==> design.v <==
`timescale 1ns / 1ps
module PC(
    input clk,                  
    input rst,                  
    input load,                 
    input [15:0] data,          
    output reg [15:0] count     
);
    always @(posedge clk or posedge rst) begin
        if (rst) begin
            count <= 16'b0;     
        end else if (load) begin
            count <= data;      
        end else begin
            count <= count + 1;  
        end
    end
endmodule
module ControlUnit (
    input [3:0] opcode,       
    output reg mem_read,      
    output reg mem_write,     
    output reg reg_write,     
    output reg [3:0] alu_op,  
    output reg pc_write,      
    output reg branch_eq,     
    output reg branch_ne,     
    output reg imm_load       
);
    always @(*) begin
        mem_read = 0;
        mem_write = 0;
        reg_write = 0;
        alu_op = 4'b0000;
        pc_write = 0;
        branch_eq = 0;
        branch_ne = 0;
        imm_load = 0;
        case (opcode)
            4'b0000: begin  
                alu_op = 4'b0000;  
                reg_write = 1;
            end
            4'b0001: begin  
                alu_op = 4'b0001;  
                reg_write = 1;
            end
            4'b0010: begin  
                alu_op = 4'b0010;  
                reg_write = 1;
            end
            4'b0011: begin  
                alu_op = 4'b0011;  
                reg_write = 1;
            end
            4'b0100: begin  
                alu_op = 4'b0100;  
                reg_write = 1;
            end
            4'b0101: begin  
                alu_op = 4'b0101;  
                reg_write = 1;
            end
            4'b0110: begin  
                alu_op = 4'b0110;  
                reg_write = 1;
            end
            4'b0111: begin  
                alu_op = 4'b0111;  
                reg_write = 1;
            end
            4'b1000: begin  
                alu_op = 4'b1000;  
                mem_read = 1;
                reg_write = 1;
            end
            4'b1001: begin  
                alu_op = 4'b1001;  
                mem_write = 1;
            end
            4'b1010: begin  
                alu_op = 4'b1010;  
                reg_write = 1;
            end
            4'b1011: begin  
                imm_load = 1;
                reg_write = 1;
            end
            4'b1100: begin  
                alu_op = 4'b1100;  
                pc_write = 1;
            end
            4'b1101: begin  
                alu_op = 4'b1101;  
                branch_eq = 1;
            end
            4'b1110: begin  
                alu_op = 4'b1110;  
                branch_ne = 1;
            end
            4'b1111: begin  
            end
            default: begin
                alu_op = 4'b0000;
            end
        endcase
        if (mem_write) begin
            pc_write = 0;  
        end
        if (mem_read) begin
            pc_write = 0;  
        end
    end
endmodule
`timescale 1ns / 1ps
module RegisterFile(
    input clk,                      
    input rst,                      
    input [3:0] read_addr1,         
    input [3:0] read_addr2,         
    input [3:0] write_addr,         
    input [15:0] write_data,        
    input write_enable,             
    output reg [15:0] read_data1,   
    output reg [15:0] read_data2    
);
    reg [15:0] registers [0:15];
    always @(*) begin
        read_data1 = registers[read_addr1];
        read_data2 = registers[read_addr2];
    end
    always @(posedge clk or posedge rst) begin
        if (rst) begin
         integer i;
            for (i = 0; i < 16; i = i + 1) begin
                registers[i] <= 16'b0;
            end
        end else if (write_enable) begin
            registers[write_addr] <= write_data;
        end
    end
endmodule
`timescale 1ns / 1ps
module alu(
    input clk,                
    input rst,                
    input load,               
    input en,                 
    input wr_en,              
    input [3:0] OPsel,        
    input [15:0] A,           
    input [15:0] B,           
    output reg [15:0] result,  
    output reg Z,             
    output reg N,             
    output reg C,             
    output reg V,             
    output [15:0] pc_out,     
    output [15:0] mem_data,   
    output        mem_en,      
    output        mem_wr_en,   
    output [15:0] mem_addr,    
    output [15:0] mem_wr_data, 
    input  [15:0] mem_rd_data  
);
    reg pc_load;  
    PC pc_inst(
        .clk(clk),
        .rst(rst),
        .load(pc_load),
        .data(B),        
        .count(pc_out)   
    );
    reg [15:0] wr_data;  
    assign mem_en      = en;
    assign mem_wr_en   = wr_en;
    assign mem_addr    = B;        
    assign mem_wr_data = wr_data;
    assign mem_data    = mem_rd_data;  
    always @(*) begin
        result = 16'b0;
        wr_data = A;
        pc_load = 0;
        Z = 0;
        N = 0;
        C = 0;
        V = 0;
        case (OPsel)
            4'b0000: begin  
                {C, result} = A + B;                 
                V = (~A[15] & ~B[15] & result[15]) | (A[15] & B[15] & ~result[15]);  
            end
            4'b0001: begin  
                {C, result} = A - B;                 
                V = (A[15] & ~B[15] & ~result[15]) | (~A[15] & B[15] & result[15]);  
            end
            4'b0010: result = A * B;                 
            4'b0011: result = (B != 0) ? A / B : 16'b0;  
            4'b0100: result = A & B;                 
            4'b0101: result = A | B;                 
            4'b0110: result = A ^ B;                 
            4'b0111: result = ~A;                    
            4'b1000: result = mem_data;              
            4'b1001: wr_data = A;                    
            4'b1100: begin                           
                pc_load = 1;                         
            end
            4'b1101: begin                           
                if (!Z)
                    pc_load = 1;                     
            end
            4'b1110: begin                           
                if (Z)
                    pc_load = 1;                     
            end
            4'b1111: ;                               
            default: result = 16'b0;                 
        endcase
        Z = (result == 16'b0) ? 1'b1 : 1'b0;   
        N = result[15];                        
    end
endmodule
`timescale 1ns / 1ps
module Datapath(
    input clk,
    input rst,
    input [15:0] gpio_in,
    output [15:0] gpio_out,
    output [15:0] imem_addr,
    input  [15:0] imem_rdata,
    output        dmem_en,
    output        dmem_we,
    output [15:0] dmem_addr,
    output [15:0] dmem_wdata,
    input  [15:0] dmem_rdata
);
    wire [15:0] instruction;
    wire [3:0] opcode;
    wire [3:0] rs1, rs2, rd;
    wire [15:0] imm;
    wire [15:0] A, B;
    wire [15:0] alu_result;
    wire [15:0] mem_data;
    wire [15:0] pc_out;
    wire mem_read, mem_write, reg_write, pc_write, branch_eq, branch_ne, imm_load;
    wire [3:0] alu_op;
    PC pc_inst (
        .clk(clk),
        .rst(rst),
        .load(pc_write),
        .data(alu_result),    
        .count(pc_out)
    );
    assign imem_addr = pc_out;
    assign instruction = imem_rdata;
    assign opcode = instruction[15:12];
    assign rs1 = instruction[11:8];
    assign rs2 = instruction[7:4];
    assign rd = instruction[3:0];
    assign imm = instruction[7:0];  
    ControlUnit cu (
        .opcode(opcode),
        .mem_read(mem_read),
        .mem_write(mem_write),
        .reg_write(reg_write),
        .alu_op(alu_op),
        .pc_write(pc_write),
        .branch_eq(branch_eq),
        .branch_ne(branch_ne),
        .imm_load(imm_load)
    );
    RegisterFile rf (
        .clk(clk),
        .rst(rst),
        .read_addr1(rs1),
        .read_addr2(rs2),
        .write_addr(rd),
        .write_data(alu_result),    
        .write_enable(reg_write),
        .read_data1(A),
        .read_data2(B)
    );
    alu alu_inst (
        .clk(clk),
        .rst(rst),
        .load(pc_write),
        .en(mem_read | mem_write),
        .wr_en(mem_write),
        .OPsel(alu_op),
        .A(A),
        .B(B),
        .result(alu_result),
        .Z(),
        .N(),
        .C(),
        .V(),
        .pc_out(),      
        .mem_data(mem_data),
        .mem_en(dmem_en),
        .mem_wr_en(dmem_we),
        .mem_addr(dmem_addr),
        .mem_wr_data(dmem_wdata),
        .mem_rd_data(dmem_rdata)
    );
    assign gpio_out = A;   
endmodule
==> run.sh <==
#!/bin/bash
# the make line also repeats each setting of config.mk as NAME=value (left out here)
make -C /OpenROAD-flow-scripts/flow DESIGN_CONFIG=/design/flow/config.mk WORK_HOME=/design/flow/orfs CLKGATE_MAP_FILE= finish
==> config.mk <==
export PLATFORM = sky130hd
export DESIGN_NAME = Datapath
export DESIGN_NICKNAME = Datapath
export VERILOG_FILES = /design/flow/design.v
export SDC_FILE = /design/flow/constraint.sdc
export NUM_CORES = 4
export LEC_CHECK = 0
export CAP_MARGIN = 0
export CELL_PAD_IN_SITES_DETAIL_PLACEMENT = 1
export CORE_MARGIN = 9
export CORE_UTILIZATION = 47
export CTS_CLUSTER_DIAMETER = 59
export GPL_ROUTABILITY_DRIVEN = 1
export HOLD_SLACK_MARGIN = -0.1
export PLACE_DENSITY = 0.62
export SLEW_MARGIN = 20
export TNS_END_PERCENT = 40
==> constraint.sdc <==
create_clock -name core_clock -period 49.7 [get_ports {clk}]
set_input_delay 9.9400 -clock core_clock [delete_from_list [all_inputs] [get_ports {clk}]]
set_output_delay 9.9400 -clock core_clock [all_outputs]
set_load 0.01 [all_outputs]
==> flow_summary.ini, run 1 <==
; generated from flow reports
[floorplanning]
die-area_sq_um = 69400
die_h_um = 263
rows = 89
initCoreUtil = 0.478
fp.dieW_um = 263
io_pins = 116
core_region_area_sq_um = 59200

[worst_setup_path]
reg2regPathDepth = 149
r2r_end = rf.registers[12][0]
critical_path_cell_count = 153
slowest_delay_ns = 0.68
cp.buffers_inverters = 16
crit_top_cell = o21ai_0
arrival_ns = 48.00
reg2reg_slack_ns = 12.29
reg2reg_from = rf.registers[6][6]
crit_path_end_kind = register
cp-endpoint = rf.registers[12][0]
crit_family = AND-OR/OR-AND gates
cp.required_ns = 50.09
crit_type = primary input to register
cp-start-kind = primary input
cp_max_fo = 37
crit_start = imem_rdata[4]
cp_slowest_cell = nor3_1

[logic_synthesis]
synth_top_cell_by_area = dfrtp_1
syn-instance-count = 3449
ys_cells = 3449
synthTopLogicFamily = AND-OR/OR-AND gates
synth.top_cell.area_share = 0.241
async_flop_share = 1.00
synthMuxAreaShare = 0.0547
synth_nets = 3816
synth_dominant_cell_count = nand2_1
common_cells = nand2_1, o21ai_0, nor2_1
synth_area_sq_um = 28300
edf_count = 0
area_leaders = dfrtp_1, ha_1, fa_1
ys_sh_adder = 0.162
avgSynthCellArea_sq_um = 8.20
synth-simple-area-share = 0.192
ys_seq_elements = 272
xor_share = 0.0380
yosys_warnings = 5
ys_seq_frac = 0.241
synth_chip_area_sq_um = 28300
synthFlopType = dfrtp_1
synthAoiAreaFrac = 0.242
synth.distinct_cells = 120

[clock_tree]
tritoncts = done
cts-buffers-inserted = 27
cts_root_buf = clkbuf_16
numClockSinks = 272
htree_levels = 1
clk_pin_slew_ns = 0.06
clk_latency_ns = 0.58
cts_buffer_depth = 3

[routing]
drc_errors = 0
drtPass1Iterations = 5
vias = 29300
wire_per_inst_um = 29.4
vias_per_cell = 6.86
initialDrtViolationCount = 3209
final_antenna_net_count = 0
drt_wl_total_mm = 125

[global_routing]
grt_start_max_net_pins = 166
grt_pass1_vias = 30500
track_usage = 0.349
grt_pass1_wl_mm = 188
grt_antenna_before_repair = 3
gr-total-overflow = 0

[layout]
fin_util = 0.525
nets = 3842
areaGrowthSynthToFinish_pct = 9.96

[timing]
tightest_slew_ns = 1.24
timing.final.crit_share = 0.958
fmax_mhz = 21.0
hold_viol_final = 0
finalSetupViolCount = 0
skew_ns = 0.0234
setup_ws_ns = 2.09
finalCriticalPeriod_ns = 47.61
relSlewSlack = 0.167
maxSlewViolCount = 0

[job]
max-cap-violations = 0
tool_warnings = 69

[min_path]
worst_hold_path_type = register to register
hold_path_depth = 2
hp-start = rf.registers[5][6]
hold_end = rf.registers[5][6]

[place]
hpwl_mm = 89.6
gp_congestion = 1.00
pre_cts_slack_ns = 1.38
io_buffers = 99

[status]
status = no timing/DRC/antenna violations
## cell type report
type / count / area (sq um)
fillers: 7178 / 28100
multi-input cells: 2732 / 19700
flip-flops and latches: 272 / 6810
repair buffers: 227 / 1930
well taps: 773 / 967
inverters: 215 / 817
clock buffers: 35 / 746
clock inverters: 13 / 176
diodes: 2 / 5.00
## per-stage QoR
| stage | area [sq um] | std cells | setup TNS (ns) | hold slack, ns |
|---|---|---|---|---|
| finish | 31100 | 4269 | 0 | 0.512 |
| global route | 31100 | 4268 | -0.434 | 0.543 |
| CTS | 31000 | 4263 | 0 | 0.513 |
| detailed placement | 30100 | 4215 | 0 | 0.497 |
| global placement | 30100 | 4213 | 0 | 0.477 |
| floorplan | 28300 | 3449 | 0 | 0.458 |
## routing by layer
| layer | share of wire | track usage |
|---|---|---|
| met2 | 0.43 | 0.530 |
| met3 | 0.11 | 0.0831 |
| met1 | 0.41 | 0.464 |
| met4 | 0.052 | 0.161 |
| met5 | 0.00010 | 0 |
## repair_timing
action,4_1_cts,5_1_grt
setup endpoints to repair,0,16
buffers inserted,0,4
hold buffers,0,0
gates resized,0,12
==> run 2: changes to the inputs <==
Settings changed: ABC_AREA from default to 1, CAP_MARGIN 0 to 20, CELL_PAD_IN_SITES_DETAIL_PLACEMENT 1 to default, CELL_PAD_IN_SITES_GLOBAL_PLACEMENT from default to 0, CORE_MARGIN 9 to 3, CORE_UTILIZATION 47 to 57, CTS_CLUSTER_DIAMETER 59 to default, HOLD_SLACK_MARGIN -0.1 to 0.29, MIN_ROUTING_LAYER from default to met1, PLACE_DENSITY 0.62 to default, SETUP_SLACK_MARGIN from default to 5.0, SLEW_MARGIN 20 to 30, TNS_END_PERCENT 40 to default.
Clock period 49.7 ns to 38.4 ns, I/O delays scaled along.
==> run 2 against run 1 <==
The flow now stops in global routing. Die area fell by 27%. Synthesized cell count up 12%. Area after synthesis is 2.9% lower.
==> flow_summary.ini, run 2 <==
; generated from flow reports
[logic_synthesis]
ys_seq_frac = 0.248
synthMuxAreaShare = 0.0700
edf_count = 0
yosys_warnings = 5
async_flop_share = 1.00
synth_chip_area_sq_um = 27500
syn-instance-count = 3864
synth-simple-area-share = 0.285
synth_nets = 4231
ys_cells = 3864
synthTopLogicFamily = simple AND/OR/NAND/NOR gates
synth_top_cell_by_area = dfrtp_1
synth_dominant_cell_count = nand2_1
avgSynthCellArea_sq_um = 7.11
ys_sh_adder = 0.166
common_cells = nand2_1, inv_1, nor2_1
synthFlopType = dfrtp_1
synth.distinct_cells = 65
xor_share = 0.0382
area_leaders = dfrtp_1, nand2_1, ha_1
synthAoiAreaFrac = 0.103
ys_seq_elements = 272
synth.top_cell.area_share = 0.248
synth_area_sq_um = 27500

[clock_tree]
htree_levels = 2
cts_hold_buf = 0
cts_buffer_depth = 3
numClockSinks = 272
cts_root_buf = clkbuf_16
cts-buffers-inserted = 34

[floorplanning]
die-area_sq_um = 50900
initCoreUtil = 0.584
core_region_area_sq_um = 47100
die_h_um = 226
io_pins = 116
rows = 79
fp.dieW_um = 226

[status]
status = stopped before the end
lastStage = global routing
error_line = [ERROR GRT-0116] Global routing finished with congestion. Check the congestion regions in the DRC Viewer.

[place]
gp_congestion = 0.990
hpwl_mm = 76.7
io_buffers = 99
dp.cells = 4630

[global_routing]
gr-total-overflow = 3
track_usage = 0.603
-- run 2: layer usage --
metal	GRT overflow	track usage
met5	0	0.261
met2	0	0.790
met4	2	0.500
met3	1	0.404
met1	0	0.646
-- run 2: stage by stage --
| stage | utilization | setup slack [ns] | area (sq um) |
|---|---|---|---|
| after floorplan | - | 2.25 | 27800 |
| after global placement | 0.647 | -0.568 | 30400 |
| after detailed placement | 0.648 | -1.64 | 30500 |
| after CTS | 0.757 | 2.44 | 35600 |
-- run 2: timing repair --
action | in CTS
pin swaps | 176
endpoints found under the setup margin | 48
buffers inserted | 360
cloned | 2
resized | 317
==> run 3: changes to the inputs <==
Settings changed: ABC_AREA 1 to default, CELL_PAD_IN_SITES_GLOBAL_PLACEMENT 0 to default, CORE_MARGIN 3 to 2, CORE_UTILIZATION 57 to 40, GPL_ROUTABILITY_DRIVEN 1 to default, HOLD_SLACK_MARGIN 0.29 to default, MIN_ROUTING_LAYER met1 to default, SLEW_MARGIN 30 to 20.
Clock period 38.4 ns to 43.6 ns, I/O delays scaled along.
==> run 3 against run 2 <==
The run now finishes clean. Area after synthesis is 3.0% higher. Synthesized cell count is 11% lower. Die area is 43% higher.
==> flow_summary.ini, run 3 <==
; generated from flow reports
[min_path]
hold_end = pc_inst.count[0]
hp-start = pc_inst.count[0]
hold_path_depth = 1
worst_hold_path_type = register to register

[floorplanning]
io_pins = 116
die-area_sq_um = 72900
fp.dieW_um = 270
core_region_area_sq_um = 70000
die_h_um = 270
initCoreUtil = 0.404
rows = 97

[logic_synthesis]
synthMuxAreaShare = 0.0547
synthFlopType = dfrtp_1
synth_chip_area_sq_um = 28300
synth_area_sq_um = 28300
synth_dominant_cell_count = nand2_1
synth.top_cell.area_share = 0.241
common_cells = nand2_1, o21ai_0, nor2_1
synth_top_cell_by_area = dfrtp_1
area_leaders = dfrtp_1, ha_1, fa_1
synth-simple-area-share = 0.192
async_flop_share = 1.00
avgSynthCellArea_sq_um = 8.20
edf_count = 0
synthAoiAreaFrac = 0.242
ys_seq_frac = 0.241
yosys_warnings = 5
synthTopLogicFamily = AND-OR/OR-AND gates
synth_nets = 3816
ys_cells = 3449
ys_seq_elements = 272
ys_sh_adder = 0.162
xor_share = 0.0380
syn-instance-count = 3449
synth.distinct_cells = 120

[global_routing]
grt_pass1_wl_mm = 173
grt_antenna_before_repair = 4
grt_pass1_vias = 26700
grt_start_max_net_pins = 158
gr-total-overflow = 0
track_usage = 0.309

[clock_tree]
tritoncts = done
numClockSinks = 272
cts_root_buf = clkbuf_16
cts_hold_buf = 0
cts_buffer_depth = 3
clk_latency_ns = 0.58
clk_pin_slew_ns = 0.06
htree_levels = 1
cts-buffers-inserted = 28

[worst_setup_path]
r2r_end = rf.registers[4][0]
critical_path_cell_count = 152
reg2reg_from = rf.registers[5][0]
crit_type = primary input to register
reg2reg_slack_ns = 13.90
arrival_ns = 38.29
cp.required_ns = 44.03
cp-endpoint = rf.registers[4][0]
crit_path_end_kind = register
crit_start = imem_rdata[7]
cp_slowest_cell = or3_4
cp.buffers_inverters = 23
cp-start-kind = primary input
reg2regPathDepth = 149
crit_family = AND-OR/OR-AND gates
crit_top_cell = buf_4
slowest_delay_ns = 0.47
cp_max_fo = 32

[job]
max-cap-violations = 0
tool_warnings = 69

[routing]
wire_per_inst_um = 25.5
drt_wl_total_mm = 119
vias = 29000
vias_per_cell = 6.19
drc_errors = 0
drtPass1Iterations = 7
final_antenna_net_count = 0
initialDrtViolationCount = 3490

[timing]
setup_tns_ns = 0
finalSetupViolCount = 0
tightest_slew_ns = 1.11
fmax_mhz = 26.4
maxSlewViolCount = 0
rsz0062_at_grt = false
hold_viol_final = 0
finalCriticalPeriod_ns = 37.86
setup_ws_ns = 5.74
skew_ns = 0.0224
relSlewSlack = 0.257
timing.final.crit_share = 0.868

[layout]
areaGrowthSynthToFinish_pct = 23.2
fin_util = 0.498
design_area_sq_um = 34900
fill_cells = 6690
nets = 4090

[place]
gp_congestion = 0.979
io_buffers = 99
placed_area_sq_um = 31400
hpwl_mm = 80.0
pre_cts_slack_ns = 1.37

[status]
status = no timing/DRC/antenna violations
run 3: repair_timing:
action                     in CTS  in global routing
hold endpoints to repair        0                  0
setup endpoints to repair      32                 32
pin swaps                      20                124
resized                       125                200
cloned                          2                  7
setup buffers                  26                 81
run 3: area by class of cell:
| cell class | count | area, sq um | share of cell area |
|---|---|---|---|
| multi-input combinational | 2732 | 20800 | 0.598 |
| sequential | 272 | 6810 | 0.195 |
| timing repair buffer | 474 | 4280 | 0.123 |
| tap | 940 | 1180 | 0.0337 |
| inverter | 215 | 833 | 0.0239 |
| clock buffer | 43 | 818 | 0.0235 |
| clock inverter | 8 | 100 | 0.00287 |
| antenna | 2 | 5.00 | 0.000144 |
run 3: per-stage QoR:
stage / hold slack, ns / std cells
floorplan: 0.458 / 3449
global placement: 0.479 / 4517
detailed placement: 0.491 / 4517
CTS: 0.506 / 4596
global route: 0.532 / 4684
finish: 0.505 / 4686
run 3: layer usage:
metal | part of all wire | vias up | GRT usage
li1 | - | 13000 | -
met1 | 0.41 | 14000 | 0.430
met2 | 0.42 | 1688 | 0.463
met3 | 0.11 | 388 | 0.0630
met4 | 0.055 | 6 | 0.137
met5 | 0.00034 | - | 0
==> run 4: changes to the inputs <==
Settings changed: ABC_AREA from default to 1, CORE_UTILIZATION 40 to 71, CTS_CLUSTER_DIAMETER from default to 224, CTS_CLUSTER_SIZE from default to 74, MAX_ROUTING_LAYER from default to met4, PLACE_DENSITY_LB_ADDON from default to 0.01, SETUP_SLACK_MARGIN 5.0 to 4.56.
Clock period 43.6 ns to 24.8 ns, I/O delays scaled along.
==> run 4 against run 3 <==
The flow now stops in clock tree synthesis. Synthesized cell count up 12%. Area after synthesis down 2.9%. Die area down 45%.
==> flow_summary.ini, run 4 <==
; generated from flow reports
[status]
error_line = [ERROR DPL-0033] detailed placement checks failed during check placement.
status = stopped before the end
lastStage = clock tree synthesis

[logic_synthesis]
synth.top_cell.area_share = 0.248
synth_dominant_cell_count = nand2_1
synth_nets = 4231
syn-instance-count = 3864
synth_chip_area_sq_um = 27500
yosys_warnings = 5
synth_area_sq_um = 27500
synthTopLogicFamily = simple AND/OR/NAND/NOR gates
synthFlopType = dfrtp_1
ys_seq_frac = 0.248
ys_seq_elements = 272
synth.distinct_cells = 65
avgSynthCellArea_sq_um = 7.11
async_flop_share = 1.00
synthMuxAreaShare = 0.0700
synthAoiAreaFrac = 0.103
synth_top_cell_by_area = dfrtp_1
xor_share = 0.0382
ys_cells = 3864
ys_sh_adder = 0.166
edf_count = 0
synth-simple-area-share = 0.285
common_cells = nand2_1, inv_1, nor2_1
area_leaders = dfrtp_1, nand2_1, ha_1

[floorplanning]
die_h_um = 201
rows = 72
core_region_area_sq_um = 38500
die-area_sq_um = 40300
io_pins = 116
initCoreUtil = 0.714
fp.dieW_um = 201

[place]
dp.cells = 5168
pre_cts_slack_ns = -11.12
gp_congestion = 1.16
hpwl_mm = 91.2
io_buffers = 99
==> run 4: through the flow <==
stage | TNS, ns | cell area, sq um | hold slack (ns)
after global placement | -351.94 | 35300 | 0.469
after floorplan | -352.64 | 27900 | 0.496
after detailed placement | -548.02 | 35300 | 0.491
==> run 5: changes to the inputs <==
Settings changed: ABC_AREA 1 to default, CORE_UTILIZATION 71 to 65, CTS_CLUSTER_DIAMETER 224 to default, CTS_CLUSTER_SIZE 74 to default, MAX_ROUTING_LAYER met4 to default, PLACE_DENSITY_LB_ADDON 0.01 to default, SETUP_SLACK_MARGIN 4.56 to default.
Clock period 24.8 ns to 39.3 ns, I/O delays scaled along.
==> run 5 against run 4 <==
Die area is 12% higher. The run now finishes clean. Synthesized cell count down 11%. Area after synthesis up 3.0%.
==> flow_summary.ini, run 5 <==
; generated from flow reports
[worst_setup_path]
cp.buffers_inverters = 18
reg2reg_from = rf.registers[10][15]
reg2regPathDepth = 144
cp-endpoint = rf.registers[8][0]
cp_slowest_cell = o41ai_2
slowest_delay_ns = 0.50
crit_path_end_kind = register
cp.required_ns = 39.73
r2r_end = rf.registers[8][0]
cp_max_fo = 23
arrival_ns = 38.64
reg2reg_slack_ns = 8.37
cp-start-kind = primary input
crit_start = imem_rdata[4]
crit_type = primary input to register
critical_path_cell_count = 146
crit_family = AND-OR/OR-AND gates
crit_top_cell = ha_1

[logic_synthesis]
synthAoiAreaFrac = 0.242
synthTopLogicFamily = AND-OR/OR-AND gates
yosys_warnings = 5
synth_chip_area_sq_um = 28300
ys_cells = 3449
synth.top_cell.area_share = 0.241
synth_dominant_cell_count = nand2_1
synth_area_sq_um = 28300
ys_seq_elements = 272
xor_share = 0.0380
synth.distinct_cells = 120
edf_count = 0
synth-simple-area-share = 0.192
async_flop_share = 1.00
syn-instance-count = 3449
common_cells = nand2_1, o21ai_0, nor2_1
ys_seq_frac = 0.241
avgSynthCellArea_sq_um = 8.20
synthFlopType = dfrtp_1
synth_top_cell_by_area = dfrtp_1
synthMuxAreaShare = 0.0547
synth_nets = 3816
ys_sh_adder = 0.162
area_leaders = dfrtp_1, ha_1, fa_1

[timing]
maxSlewViolCount = 0
relSlewSlack = 0.258
timing.final.crit_share = 0.972
fmax_mhz = 26.2
hold_viol_final = 0
finalSetupViolCount = 0
fin_hold_ws_ns = 0.510
finalCriticalPeriod_ns = 38.21
setup_tns_ns = 0
skew_ns = 0.0159
tightest_slew_ns = 1.11

[routing]
drc_errors = 0
wire_per_inst_um = 27.0
vias_per_cell = 7.09
drtPass1Iterations = 7
diodes = 0
initialDrtViolationCount = 4082
vias = 30000
drt_wl_total_mm = 114
final_antenna_net_count = 0

[floorplanning]
fp.dieW_um = 213
io_pins = 116
core_region_area_sq_um = 43000
die-area_sq_um = 45200
rows = 76
die_h_um = 213
initCoreUtil = 0.658

[clock_tree]
numClockSinks = 272
tritoncts = done
clk_latency_ns = 0.57
cts_root_buf = clkbuf_16
clk_pin_slew_ns = 0.07
htree_levels = 1
cts-buffers-inserted = 25
cts_buffer_depth = 3

[global_routing]
grt_antenna_before_repair = 5
grt_start_max_net_pins = 138
gr-total-overflow = 0
grt_pass1_vias = 29300
grt_pass1_wl_mm = 171
track_usage = 0.502

[min_path]
hold_path_depth = 2
worst_hold_path_type = register to register
hp-start = rf.registers[6][8]
hold_end = rf.registers[6][8]

[layout]
areaGrowthSynthToFinish_pct = 14.4
fill_cells = 3222
nets = 3995

[status]
status = no timing/DRC/antenna violations

[place]
io_buffers = 99
hpwl_mm = 81.8
gp_congestion = 1.07

[job]
tool_warnings = 67
max-cap-violations = 0
-- run 5: metal layers --
layer  GRT usage  vias up  wire, um
met3       0.188      693     18000
met2       0.716     2406     46100
met1       0.645    14100     41500
li1            -    12800         -
met4       0.303        6      8720
met5      0.0145        -        80
-- run 5: cell type report --
type,instances,area (sq um),share of cell area
clock buffers,37,741,0.0229
clock inverters,8,149,0.00460
inverters,215,821,0.0254
multi-input cells,2732,19900,0.615
flip-flops and latches,272,6810,0.210
well taps,585,732,0.0226
repair buffers,382,3190,0.0987
-- run 5: through the flow --
step / std cells / setup slack (ns) / instance area (sq um) / utilization
2_1_floorplan: 3449 / 0.557 / 28300 / -
3_3_place_gp: 4172 / 0.00460 / 31000 / 0.721
3_5_place_dp: 4172 / -0.726 / 31000 / 0.721
4_1_cts: 4217 / 0.106 / 31900 / 0.742
5_1_grt: 4231 / -0.231 / 32400 / 0.753
6_report: 4231 / 1.09 / 32400 / 0.753
-- run 5: what timing repair did --
item,4_1_cts,5_1_grt
hold buffers,0,0
gates resized,4,82
endpoints found under the hold margin,0,0
endpoints found under the setup margin,16,32
gates cloned,0,1
buffers inserted,0,13
pin swaps,0,15
==> run 6: changes to the inputs <==
Settings changed: ABC_AREA from default to 1, CAP_MARGIN 20 to 15, CORE_UTILIZATION 65 to 40, CTS_CLUSTER_SIZE from default to 74, GPL_TIMING_DRIVEN from default to 1, MIN_ROUTING_LAYER from default to met2, PLACE_DENSITY_LB_ADDON from default to 0.24, SETUP_SLACK_MARGIN from default to 5.0.
Clock period 39.3 ns to 60.7 ns, I/O delays scaled along.
==> run 6 against run 5 <==
Via count is 24% higher. Cell area is 4.4% lower. Largest cell class unchanged. First-iteration DRC count is 140% higher. Still clean on timing, DRC and antenna. Die area is 57% higher. Non-clock buffer count is 190 lower. Clock skew is 0.0030 ns higher. Cell count is 15% higher.
==> flow_summary.ini, run 6 <==
; generated from flow reports
[floorplanning]
die_h_um = 266
io_pins = 116
die-area_sq_um = 70800
fp.dieW_um = 266
core_region_area_sq_um = 68300
initCoreUtil = 0.402
rows = 96

[logic_synthesis]
synth_dominant_cell_count = nand2_1
ys_cells = 3864
common_cells = nand2_1, inv_1, nor2_1
synth-simple-area-share = 0.285
ys_sh_adder = 0.166
yosys_warnings = 5
area_leaders = dfrtp_1, nand2_1, ha_1
ys_seq_elements = 272
synth_nets = 4231
ys_seq_frac = 0.248
synth_top_cell_by_area = dfrtp_1
xor_share = 0.0382
async_flop_share = 1.00
syn-instance-count = 3864
synthAoiAreaFrac = 0.103
avgSynthCellArea_sq_um = 7.11
synth_chip_area_sq_um = 27500
synth.distinct_cells = 65
synthTopLogicFamily = simple AND/OR/NAND/NOR gates
synth.top_cell.area_share = 0.248
synth_area_sq_um = 27500
synthFlopType = dfrtp_1
synthMuxAreaShare = 0.0700
edf_count = 0

[clock_tree]
tritoncts = done
clk_latency_ns = 0.61
cts_root_buf = clkbuf_16
cts-buffers-inserted = 30
cts-resized-gates = 0
clk_pin_slew_ns = 0.07
cts_setup_buffers = 0
htree_levels = 1
numClockSinks = 272
cts_hold_buf = 0
cts_buffer_depth = 3

[timing]
fin_hold_ws_ns = 0.498
hold_viol_final = 0
tightest_slew_ns = 1.17
timing.final.crit_share = 0.828
relSlewSlack = 0.217
skew_ns = 0.0189
fmax_mhz = 19.9
finalSetupViolCount = 0
rsz0062_at_grt = false
finalCriticalPeriod_ns = 50.23
setup_tns_ns = 0
maxSlewViolCount = 0

[worst_setup_path]
cp.required_ns = 61.19
crit_start = imem_rdata[7]
slowest_delay_ns = 0.84
reg2reg_slack_ns = 23.21
crit_top_cell = nand2_1
critical_path_cell_count = 245
cp_max_fo = 26
arrival_ns = 50.72
cp-start-kind = primary input
crit_type = primary input to register
cp.buffers_inverters = 22
cp_slowest_cell = nor2_2
crit_family = simple AND/OR/NAND/NOR gates
reg2regPathDepth = 238
r2r_end = rf.registers[12][0]
cp-endpoint = rf.registers[12][0]
crit_path_end_kind = register
reg2reg_from = rf.registers[13][15]

[job]
max-cap-violations = 0
tool_warnings = 66

[routing]
drc_errors = 0
drt_wl_total_mm = 112
vias_per_cell = 7.66
wire_per_inst_um = 22.9
initialDrtViolationCount = 9870
final_antenna_net_count = 0
drtPass1Iterations = 17
vias = 37300

[global_routing]
grt_pass1_vias = 39100
grt_pass1_wl_mm = 164
grt_antenna_before_repair = 0
gr-total-overflow = 0
grt_start_max_net_pins = 124
track_usage = 0.470

[min_path]
hold_path_depth = 1
hp-start = pc_inst.count[0]
worst_hold_path_type = register to register
hold_end = pc_inst.count[0]

[place]
gp_congestion = 1.06
io_buffers = 99
hpwl_mm = 73.2
dp.cells = 4802

[layout]
fill_cells = 6994
areaGrowthSynthToFinish_pct = 12.6
fin_cells = 4863
nets = 4320
fin_util = 0.453

[status]
status = no timing/DRC/antenna violations
## run 6: final cells by class
type,instances,area [sq um],area share
Clock buffer,44,925,0.0299
Tap cell,882,1100,0.0357
Sequential cell,272,6810,0.220
Multi-Input combinational cell,2979,18400,0.595
Timing Repair Buffer,192,1700,0.0549
Clock inverter,12,188,0.00606
Antenna cell,4,10.0,0.000323
Inverter,478,1800,0.0582
## run 6: per-stage QoR
step           setup slack (ns)  area, sq um
2_1_floorplan             18.18        27500
3_3_place_gp              11.14        29800
3_5_place_dp              10.90        29800
4_1_cts                   11.38        30900
5_1_grt                    7.06        30900
6_report                  10.47        30900
## run 6: layer usage
layer,vias to the layer above,track usage,wire [um]
li1,12500,-,-
met2,10000,0.533,47000
met1,13000,-,0
met3,1648,0.601,44300
met4,63,0.171,18900
met5,-,0.231,1420
==> run 7: changes to the inputs <==
Settings changed: CAP_MARGIN 15 to 20, CELL_PAD_IN_SITES_GLOBAL_PLACEMENT from default to 1, CORE_MARGIN 2 to 3, CORE_UTILIZATION 40 to 53, CTS_CLUSTER_SIZE 74 to default, GPL_ROUTABILITY_DRIVEN from default to 1, GPL_TIMING_DRIVEN 1 to default, HOLD_SLACK_MARGIN from default to 0.29, MIN_ROUTING_LAYER met2 to met1, PLACE_DENSITY_LB_ADDON 0.24 to default, SETUP_SLACK_MARGIN 5.0 to -2.0, SLEW_MARGIN 20 to 30.
Clock period 60.7 ns to 26.5 ns, I/O delays scaled along.
==> run 7 against run 6 <==
The flow now stops in global routing. Die area down 23%. Synthesized cell count is the same. Area after synthesis unchanged.
==> flow_summary.ini, run 7 <==
; generated from flow reports
[logic_synthesis]
async_flop_share = 1.00
ys_seq_elements = 272
common_cells = nand2_1, inv_1, nor2_1
synth.top_cell.area_share = 0.248
area_leaders = dfrtp_1, nand2_1, ha_1
ys_cells = 3864
ys_sh_adder = 0.166
synthMuxAreaShare = 0.0700
synth_dominant_cell_count = nand2_1
yosys_warnings = 5
synth-simple-area-share = 0.285
xor_share = 0.0382
synth_nets = 4231
synthAoiAreaFrac = 0.103
synth_chip_area_sq_um = 27500
synthFlopType = dfrtp_1
ys_seq_frac = 0.248
synth_area_sq_um = 27500
synthTopLogicFamily = simple AND/OR/NAND/NOR gates
synth.distinct_cells = 65
syn-instance-count = 3864
avgSynthCellArea_sq_um = 7.11
synth_top_cell_by_area = dfrtp_1
edf_count = 0

[place]
placed_area_sq_um = 36000
gp_congestion = 1.05
hpwl_mm = 86.1
io_buffers = 99

[global_routing]
track_usage = 0.656
gr-total-overflow = 97

[clock_tree]
numClockSinks = 272
cts_hold_buf = 0
cts_buffer_depth = 3
cts-buffers-inserted = 35
htree_levels = 2
cts_root_buf = clkbuf_16

[floorplanning]
initCoreUtil = 0.542
rows = 82
core_region_area_sq_um = 50700
die-area_sq_um = 54600
fp.dieW_um = 234
io_pins = 116
die_h_um = 234

[status]
status = stopped before the end
error_line = [ERROR GRT-0232] Routing congestion too high. Check the congestion heatmap in the GUI.
lastStage = global routing
[run 7: timing repair]
item,4_1_cts
cloned,1
endpoints found under the setup margin,48
gates resized,189
pin swaps,124
buffers inserted,311
[run 7: stage by stage]
step                instances  setup TNS, ns  setup slack [ns]
floorplan                3864        -266.17             -7.27
global placement         5379        -267.27             -7.07
detailed placement       5380        -343.31             -8.35
CTS                      5753        -206.94             -6.11
[run 7: metal layers]
layer | GRT usage | overflow
met1 | 0.695 | 7
met2 | 0.830 | 62
met3 | 0.477 | 7
met4 | 0.556 | 20
met5 | 0.296 | 1
==> run 8: changes to the inputs <==
Settings changed: CELL_PAD_IN_SITES_GLOBAL_PLACEMENT 1 to 0, CORE_UTILIZATION 53 to 65, HOLD_SLACK_MARGIN 0.29 to default.
Clock period 26.5 ns to 30.1 ns, I/O delays scaled along.
==> run 8 against run 7 <==
The run again fails in global routing. Synthesized cell count is the same. Die area down 18%. Area after synthesis unchanged.
==> flow_summary.ini, run 8 <==
; generated from flow reports
[status]
status = stopped before the end
lastStage = global routing
error_line = [ERROR GRT-0116] Global routing finished with congestion. Check the congestion regions in the DRC Viewer.

[floorplanning]
fp.dieW_um = 212
io_pins = 116
rows = 74
core_region_area_sq_um = 41300
initCoreUtil = 0.666
die_h_um = 212
die-area_sq_um = 44800

[logic_synthesis]
synthMuxAreaShare = 0.0700
synth_nets = 4231
synth_chip_area_sq_um = 27500
ys_seq_elements = 272
synthFlopType = dfrtp_1
synth_area_sq_um = 27500
xor_share = 0.0382
common_cells = nand2_1, inv_1, nor2_1
avgSynthCellArea_sq_um = 7.11
area_leaders = dfrtp_1, nand2_1, ha_1
synthTopLogicFamily = simple AND/OR/NAND/NOR gates
synth-simple-area-share = 0.285
yosys_warnings = 5
ys_cells = 3864
synthAoiAreaFrac = 0.103
edf_count = 0
ys_sh_adder = 0.166
synth.distinct_cells = 65
ys_seq_frac = 0.248
synth.top_cell.area_share = 0.248
synth_top_cell_by_area = dfrtp_1
async_flop_share = 1.00
syn-instance-count = 3864
synth_dominant_cell_count = nand2_1

[place]
io_buffers = 99
gp_congestion = 1.04
placed_area_sq_um = 33900
hpwl_mm = 80.6

[clock_tree]
cts_buffer_depth = 3
numClockSinks = 272
htree_levels = 1
cts-buffers-inserted = 30
cts_hold_buf = 0
cts_root_buf = clkbuf_16

[global_routing]
track_usage = 0.774
gr-total-overflow = 326
## run 8: per-stage QoR
step	worst slack (ns)	instances
2_1_floorplan	-4.39	3864
3_5_place_dp	-6.94	4994
4_1_cts	-4.18	5276
3_3_place_gp	-5.11	4992
## run 8: routing by layer
metal / overflow / GRT usage
met5: 5 / 0.395
met4: 103 / 0.748
met3: 25 / 0.646
met2: 168 / 0.923
met1: 25 / 0.773
## run 8: timing repair
action | in CTS
gates cloned | 1
resized | 243
setup buffers | 237
pin swaps | 199
endpoints found under the setup margin | 32
